Setup of run A:
==> flow/design.v <==
`default_nettype none
module cordic
( input  var [15:0] i_qph  
, output var [15:0] o_sin  
);
logic [15:0] i_x;
logic [15:0] i_y;
always_comb i_x = i_qph[15] ? 16'h0000 : 16'hDBD9;
always_comb i_y = i_qph[15] ? 16'hDBD9 : 16'h0000;
logic [22:0] cordic_angle [0:18];
always_comb cordic_angle[ 0] = 23'h25C80A;  
always_comb cordic_angle[ 1] = 23'h13F670;  
always_comb cordic_angle[ 2] = 23'h0A2223;  
always_comb cordic_angle[ 3] = 23'h05161A;  
always_comb cordic_angle[ 4] = 23'h028BAF;  
always_comb cordic_angle[ 5] = 23'h0145EC;  
always_comb cordic_angle[ 6] = 23'h00A2F8;  
always_comb cordic_angle[ 7] = 23'h00517C;  
always_comb cordic_angle[ 8] = 23'h0028BE;  
always_comb cordic_angle[ 9] = 23'h00145F;  
always_comb cordic_angle[10] = 23'h000A2F;  
always_comb cordic_angle[11] = 23'h000517;  
always_comb cordic_angle[12] = 23'h00028B;  
always_comb cordic_angle[13] = 23'h000145;  
always_comb cordic_angle[14] = 23'h0000A2;  
always_comb cordic_angle[15] = 23'h000051;  
always_comb cordic_angle[16] = 23'h000028;  
always_comb cordic_angle[17] = 23'h000014;  
always_comb cordic_angle[18] = 23'h00000A;  
/*verilator lint_off UNOPTFLAT*/
logic [18:0] x [0:19];
logic [18:0] y [0:19];
logic [22:0] p [0:19];
/*verilator lint_on UNOPTFLAT*/
always_comb x[0] = {1'b0, i_x, {2{1'b0}}};
always_comb y[0] = {1'b0, i_y, {2{1'b0}}};
always_comb p[0] = {i_qph, {7{1'b0}}};
/*verilator lint_off ALWCOMBORDER*/
for (genvar i = 0; i < 19; i = i + 1) begin: l_cordic_steps
  always_comb
    if (p[i][22]) begin
      x[i+1] = x[i] + (y[i] >>> (i+1));
      y[i+1] = y[i] - (x[i] >>> (i+1));
      p[i+1] = p[i] + cordic_angle[i];
    end else begin
      x[i+1] = x[i] - (y[i] >>> (i+1));
      y[i+1] = y[i] + (x[i] >>> (i+1));
      p[i+1] = p[i] - cordic_angle[i];
    end
end
/*verilator lint_on ALWCOMBORDER*/
always_comb
  if (i_qph > 16'd65508)   o_sin = 16'hFFFE;
  else if (i_qph < 16'd32) o_sin = i_qph + (i_qph >> 1);
  else                     o_sin = y[19][17:2];
endmodule
`default_nettype none
module saw2sin
( input  var        i_clk
, input  var [15:0] i_saw
, output var [15:0] o_sin
);
logic invert;
always_comb invert = i_saw[15];
logic reverse;
always_comb reverse = i_saw[14];
logic [15:0] qsaw;
always_comb qsaw = reverse
  ? {~i_saw[13:0], 2'b11}  
  : {i_saw[13:0], 2'b01};  
logic [15:0] qsin;
cordic cordic
( .i_qph (qsaw)
, .o_sin (qsin)
);
logic [16:0] sin;
always_ff @(posedge i_clk) sin <= reverse
  ? (invert ? ~{1'b1, qsin[15:0]}           
            : {1'b1, qsin[15:0]} + 17'd1)   
  : (invert ? ~{1'b1, qsin[15:0]} + 17'd2   
            : {1'b1, qsin[15:0]} + 17'd0);  
always_comb o_sin = sin[16:1];
endmodule
Settings: LEC_CHECK=0, CAP_MARGIN=5, CELL_PAD_IN_SITES_DETAIL_PLACEMENT=2, CELL_PAD_IN_SITES_GLOBAL_PLACEMENT=0, CORE_MARGIN=4, CORE_UTILIZATION=54, CTS_CLUSTER_SIZE=57, HOLD_SLACK_MARGIN=0.27, MAX_ROUTING_LAYER=met4, MIN_ROUTING_LAYER=met2, PLACE_DENSITY_LB_ADDON=0.17, SLEW_MARGIN=20; clock period 95.9 ns.
run.sh (not shown) runs the stock make flow with config.mk's settings and CLKGATE_MAP_FILE=.
3_5_place_dp: run A exited with error
Input-level comparison between run B and run A:
==> flow/config.mk <==
export PLATFORM = sky130hd
export DESIGN_NAME = saw2sin
export DESIGN_NICKNAME = saw2sin
export VERILOG_FILES = /design/flow/design.v
export SDC_FILE = /design/flow/constraint.sdc
export NUM_CORES = 4
export LEC_CHECK = 0
export CAP_MARGIN = 20
export CORE_MARGIN = 2
export CORE_UTILIZATION = 15
export SLEW_MARGIN = 20
==> flow/constraint.sdc <==
create_clock -name core_clock -period 76.6 [get_ports {i_clk}]
set_input_delay 15.3200 -clock core_clock [delete_from_list [all_inputs] [get_ports {i_clk}]]
set_output_delay 15.3200 -clock core_clock [all_outputs]
set_load 0.01 [all_outputs]
Notes after the runs:
Number of rows in the core area (lower): run A
From run A to run B the numbers moved as follows: die outline area rose by 250%; count of flip-flops with a built-in enable after synthesis stayed essentially flat.
Run B reached the final stage; the timing, DRC and antenna checks on its layout passed.
> inputs changed (run B -> run C)
--- a/flow/config.mk
+++ b/flow/config.mk
@@ -9,3 +9,3 @@
 export CORE_MARGIN = 2
-export CORE_UTILIZATION = 15
+export CORE_UTILIZATION = 65
 export SLEW_MARGIN = 20
==> flow/constraint.sdc <==
create_clock -name core_clock -period 67.6 [get_ports {i_clk}]
set_input_delay 13.5200 -clock core_clock [delete_from_list [all_inputs] [get_ports {i_clk}]]
set_output_delay 13.5200 -clock core_clock [all_outputs]
set_load 0.01 [all_outputs]
Higher non-clock buffer count was reported by run C, not run B.
On via count, run C does worse than run B.
Relative to run B, the core outline area of run C is lower by 230000 um^2.
Run C vs. run B: TritonCTS sink count was more or less identical; die width lower.
In run C the final layout net count turned out 235 higher than in run B.
All-layer global routing usage, run B and run C: lower on run B
Measured against each other, run B and run C differ in largest fanout on the critical path, the lower figure coming from run C.
[run C vs run B] setup slack: lower in run C

---

Setup of JK:
Starts from the design.v that is shown in full above.
make LEC_CHECK=0 ABC_AREA=0 CAP_MARGIN=10 CELL_PAD_IN_SITES_DETAIL_PLACEMENT=0 CORE_MARGIN=2 CORE_UTILIZATION=72 GPL_ROUTABILITY_DRIVEN=1 GPL_TIMING_DRIVEN=1 PLACE_DENSITY_LB_ADDON=0.13 SETUP_SLACK_MARGIN=-1.61 SLEW_MARGIN=20 finish   # period 28.8 ns
In the summary table, JK is marked failed, with error DPL-0038 raised in 3_5_place_dp.
What MS does differently from JK at the input level:
==> flow/config.mk <==
export PLATFORM = sky130hd
export DESIGN_NAME = saw2sin
export DESIGN_NICKNAME = saw2sin
export VERILOG_FILES = /design/flow/design.v
export SDC_FILE = /design/flow/constraint.sdc
export NUM_CORES = 4
export LEC_CHECK = 0
export CAP_MARGIN = 20
export CORE_MARGIN = 2
export CORE_UTILIZATION = 40
export SLEW_MARGIN = 20
==> flow/constraint.sdc <==
create_clock -name core_clock -period 67.6 [get_ports {i_clk}]
set_input_delay 13.5200 -clock core_clock [delete_from_list [all_inputs] [get_ports {i_clk}]]
set_output_delay 13.5200 -clock core_clock [all_outputs]
set_load 0.01 [all_outputs]
### Flow results
- MS reached the end of the flow, and the finished layout is clean on the timing, DRC and antenna checks.
- Count of different cell masters after synthesis came out exactly the same in JK and MS.
- JK → MS: post-synthesis cell count from yosys has remained practically unchanged; post-synthesis sequential element count has remained practically unchanged.
- Comparing MS against JK, there is no change at all in post-synthesis xor/xnor area fraction.
- Re part of the Yosys area used for sequential elements: no difference whatsoever between JK and MS.
- Compared with JK, MS shows a number of placement rows that is 34% higher.
- Compared to JK, MS was floorplanned on a bigger die.
- Going from JK to MS, overall die width grew by more than a quarter.
For AL, these inputs were changed with respect to MS:
-- flow/config.mk --
<<< MS, line 8
export CAP_MARGIN = 20
export CORE_MARGIN = 2
export CORE_UTILIZATION = 40
export SLEW_MARGIN = 20
>>> AL, line 8
export CAP_MARGIN = 20
export CORE_MARGIN = 2
export CORE_UTILIZATION = 66
export MAX_ROUTING_LAYER = met4
export SLEW_MARGIN = 20
export TNS_END_PERCENT = 5
==> flow/constraint.sdc <==
create_clock -name core_clock -period 62.6 [get_ports {i_clk}]
set_input_delay 12.5200 -clock core_clock [delete_from_list [all_inputs] [get_ports {i_clk}]]
set_output_delay 12.5200 -clock core_clock [all_outputs]
set_load 0.01 [all_outputs]
Results
- Area of the multi-input gates: AL vs MS, no meaningful difference
- MS: no failed stages, no open violations at the end
- AL ran in full, but the layout does not pass; the checks complain about negative setup slack.
- MS has a lower post-route fraction of the period consumed by the critical path than AL.
- In the flow results for MS and AL, the setup slack is smaller on AL.
--- input diff AL..TR ---
-- flow/config.mk --
<<< AL, line 6
export NUM_CORES = 4
export LEC_CHECK = 0
export CAP_MARGIN = 20
export CORE_MARGIN = 2
export CORE_UTILIZATION = 66
export MAX_ROUTING_LAYER = met4
export SLEW_MARGIN = 20
>>> TR, line 6
export NUM_CORES = 4
export LEC_CHECK = 0
export CAP_MARGIN = 5
export CORE_MARGIN = 2
export CORE_UTILIZATION = 72
export CTS_CLUSTER_SIZE = 34
export MAX_ROUTING_LAYER = met4
export SLEW_MARGIN = 20
==> comparison <==
- Sort AL and TR by die boundary height, ascending, and TR comes first.
- AL -> TR: number of cells in the yosys synthesis report delta 0, exact match
- Between AL and TR, the post-CTS repair timing setup buffer count is higher for AL.
- Standard cell core area for TR is lower than for AL.
- AL finished all stages; however, its layout fails the closing checks, the failures being negative setup slack.
- In the summary table, TR is marked failed, with error GRT-0232 raised in 5_1_grt.
- Taking AL as the reference, in TR cell count after synthesis level; flip-flop and latch count after synthesis level; count of input and output buffers level; placed cell area moved down.
- Between AL and TR, the flow reports horizontal die size decreasing by a few percent.
- TR ended up with a higher initial core utilization than AL did.
- When TR is measured against AL, its die footprint turns out 0.0057 mm² lower.

---

Starts from the design.v that is shown in full above.
export LEC_CHECK = 0
export ABC_AREA = 0
export CAP_MARGIN = 10
export CELL_PAD_IN_SITES_DETAIL_PLACEMENT = 0
export CORE_MARGIN = 7
export CORE_UTILIZATION = 57
export CTS_CLUSTER_DIAMETER = 183
export CTS_CLUSTER_SIZE = 100
export GPL_ROUTABILITY_DRIVEN = 0
export GPL_TIMING_DRIVEN = 0
export SETUP_SLACK_MARGIN = -2.0
export SLEW_MARGIN = 20
export TNS_END_PERCENT = 5
create_clock -name core_clock -period 55.4 [get_ports {i_clk}]
The starting point produced a layout that fails on negative setup slack.
Change:
==> flow/config.mk (replaced) <==
export PLATFORM = sky130hd
export DESIGN_NAME = saw2sin
export DESIGN_NICKNAME = saw2sin
export VERILOG_FILES = /design/flow/design.v
export SDC_FILE = /design/flow/constraint.sdc
export NUM_CORES = 4
export LEC_CHECK = 0
export ABC_AREA = 0
export CAP_MARGIN = 10
export CELL_PAD_IN_SITES_DETAIL_PLACEMENT = 2
export CELL_PAD_IN_SITES_GLOBAL_PLACEMENT = 1
export CORE_ASPECT_RATIO = 0.83
export CORE_MARGIN = 2
export CORE_UTILIZATION = 28
export CTS_CLUSTER_SIZE = 60
export GPL_ROUTABILITY_DRIVEN = 1
export GPL_TIMING_DRIVEN = 1
export PLACE_DENSITY = 0.83
export SETUP_SLACK_MARGIN = 2.98
export SLEW_MARGIN = 20
With this change the flow failed in clock tree synthesis (4_1_cts).
Synthesized cell count is unchanged.
Die size went up by about 90%.
Synthesized area stays the same.

---

RTL: the design.v shown in full above, as it stands there.
clock: 53.3 ns
lec_check: 0
abc_area: 1
cap_margin: 20
core_margin: 2
core_utilization: 57
hold_slack_margin: -0.1
slew_margin: 20
The starting point produced a layout that fails on setup timing.
Next try:
--- a/flow/config.mk
+++ b/flow/config.mk
@@ -6,8 +6,6 @@
 export NUM_CORES = 4
 export LEC_CHECK = 0
-export ABC_AREA = 1
 export CAP_MARGIN = 20
 export CORE_MARGIN = 2
-export CORE_UTILIZATION = 57
-export HOLD_SLACK_MARGIN = -0.1
+export CORE_UTILIZATION = 9
 export SLEW_MARGIN = 20
==> flow/constraint.sdc (replaced) <==
create_clock -name core_clock -period 78.7 [get_ports {i_clk}]
set_input_delay 15.7400 -clock core_clock [delete_from_list [all_inputs] [get_ports {i_clk}]]
set_output_delay 15.7400 -clock core_clock [all_outputs]
set_load 0.01 [all_outputs]
Effect:
- Now the flow finished clean
- utilization went down by 74 points
- synthesized area decreases by 0.65%
- worst hold slack gets better by 5.1 ns
Next try:
--- a/flow/config.mk
+++ b/flow/config.mk
@@ -8,4 +8,6 @@
 export CAP_MARGIN = 20
 export CORE_MARGIN = 2
-export CORE_UTILIZATION = 9
+export CORE_UTILIZATION = 72
+export CTS_CLUSTER_DIAMETER = 312
+export CTS_CLUSTER_SIZE = 92
 export SLEW_MARGIN = 20
==> flow/constraint.sdc (replaced) <==
create_clock -name core_clock -period 19.9 [get_ports {i_clk}]
set_input_delay 3.9800 -clock core_clock [delete_from_list [all_inputs] [get_ports {i_clk}]]
set_output_delay 3.9800 -clock core_clock [all_outputs]
set_load 0.01 [all_outputs]
Result: With this change the flow stopped in 3_5_place_dp, error DPL-0038; area after synthesis is unchanged; die size goes down by well over a third; synthesized cell count does not change.
Next try:
--- a/flow/config.mk
+++ b/flow/config.mk
@@ -6,8 +6,13 @@
 export NUM_CORES = 4
 export LEC_CHECK = 0
+export ABC_AREA = 1
 export CAP_MARGIN = 20
+export CORE_ASPECT_RATIO = 1.33
 export CORE_MARGIN = 2
 export CORE_UTILIZATION = 72
 export CTS_CLUSTER_DIAMETER = 312
 export CTS_CLUSTER_SIZE = 92
+export PLACE_DENSITY = 0.35
+export SETUP_SLACK_MARGIN = 3.88
 export SLEW_MARGIN = 20
+export TNS_END_PERCENT = 5
=> The new run never finished: it broke off in 3_5_place_dp, error DPL-0038; synthesized area went up by about 0.65%; die size went up by 0.67%; synthesized cell count went up by 12%.

---

Starts from the design.v that is shown in full above.
export LEC_CHECK = 0
export CAP_MARGIN = 20
export CORE_MARGIN = 2
export CORE_UTILIZATION = 58
export CTS_CLUSTER_SIZE = 83
export MAX_ROUTING_LAYER = met4
export SLEW_MARGIN = 20
export TNS_END_PERCENT = 5
create_clock -name core_clock -period 58.5 [get_ports {i_clk}]
The starting point finished but failed the layout checks on negative setup slack.
==> next run, changes <==
Settings changed: CORE_UTILIZATION 58 to 57, CTS_CLUSTER_SIZE 83 to not set, MAX_ROUTING_LAYER met4 to not set, TNS_END_PERCENT 5 to not set.
Clock period 58.5 ns to 57.4 ns, I/O delays scaled along.
Effect:
- With this change the flow did not get past 5_1_grt on GRT-0232
- area after synthesis stays the same
- synthesized cell count stays the same
- die size increases by 1.7%

---

Setup of build 56:
RTL: the design.v shown in full above, as it stands there.
clock: 19.9 ns
lec_check: 0
abc_area: 1
cap_margin: 20
core_aspect_ratio: 1.33
core_margin: 2
core_utilization: 72
cts_cluster_diameter: 312
cts_cluster_size: 92
place_density: 0.35
setup_slack_margin: 0.94
slew_margin: 20
tns_end_percent: 5
Flow for build 56 halted at detailed placement (3_5_place_dp), error code DPL-0038.
Changes in build 55 relative to build 56:
Settings: PLACE_DENSITY removed (was 0.35); ABC_AREA removed (was 1); CTS_CLUSTER_DIAMETER removed (was 312); CORE_ASPECT_RATIO removed (was 1.33); TNS_END_PERCENT removed (was 5); CTS_CLUSTER_SIZE removed (was 92); CORE_UTILIZATION changed from 72 to 40; SETUP_SLACK_MARGIN removed (was 0.94); the clock period (ns, I/O delays scaled along) changed from 19.9 to 70.0.
--- outcome ---
Both conditions hold for build 55: the flow ran to the end and the final layout passed the timing, DRC and antenna checks.
Taking build 56 as the reference, in build 55 total die size saw an increase; multiplexer share of the synthesized area went up by 0.76 points.
As of build 55, Yosys chip area had fallen slightly compared to build 56.
Taking build 56 as the reference point, the simple logic cell fraction of the synthesized area of build 55 falls by 7.4 points.
## Diff of input files: build 83 against build 55
Settings: swapping 2 for 7 in CORE_MARGIN; putting PLACE_DENSITY at 0.38 where nothing was set; swapping 40 for 53 in CORE_UTILIZATION; putting CORE_ASPECT_RATIO at 1.2 where nothing was set; putting CTS_CLUSTER_DIAMETER at 330 where nothing was set; putting CTS_CLUSTER_SIZE at 95 where nothing was set; putting TNS_END_PERCENT at 5 where nothing was set.
==> comparison <==
From build 55 to build 83 the numbers moved as follows: sum of routed wire length over all layers picked up an extra 1.8%; proportion of final cell area spent on non-clock buffers picked up an extra 0.22 points.
DRC marker count from the first detailed-route iteration: build 83 vs build 55 down 193
For build 55, the critical path capture point was sin[15], unlike build 83, where it was sin[14].
Setup slack in build 83 is smaller than in build 55.
From build 83 to build 55, post-synthesis sequential area ratio did not move at all.
Build 83 | stages: all done | timing, DRC, antenna: all pass
Delta (build 83 minus build 55): smallest hold slack moved up; synthesis-to-layout area growth moved down.
Build 55 → build 83: clock-cell share of area now sits at about the same level; post-layout instance count excluding filler cells moved down.
> inputs changed (build 83 -> build 65)
Settings: PLACE_DENSITY: 0.38 -> unset; CORE_ASPECT_RATIO: 1.2 -> unset.
## What came out
- Summary of the comparison: met2 routed wirelength is lower in build 65, relative to build 83.
- The more densely filled core belongs to build 83, not build 65.
- In the metrics for build 83 and build 65, the one carrying the higher die span in x is build 65.
- Smallest hold slack, build 83 and build 65: lower on build 83
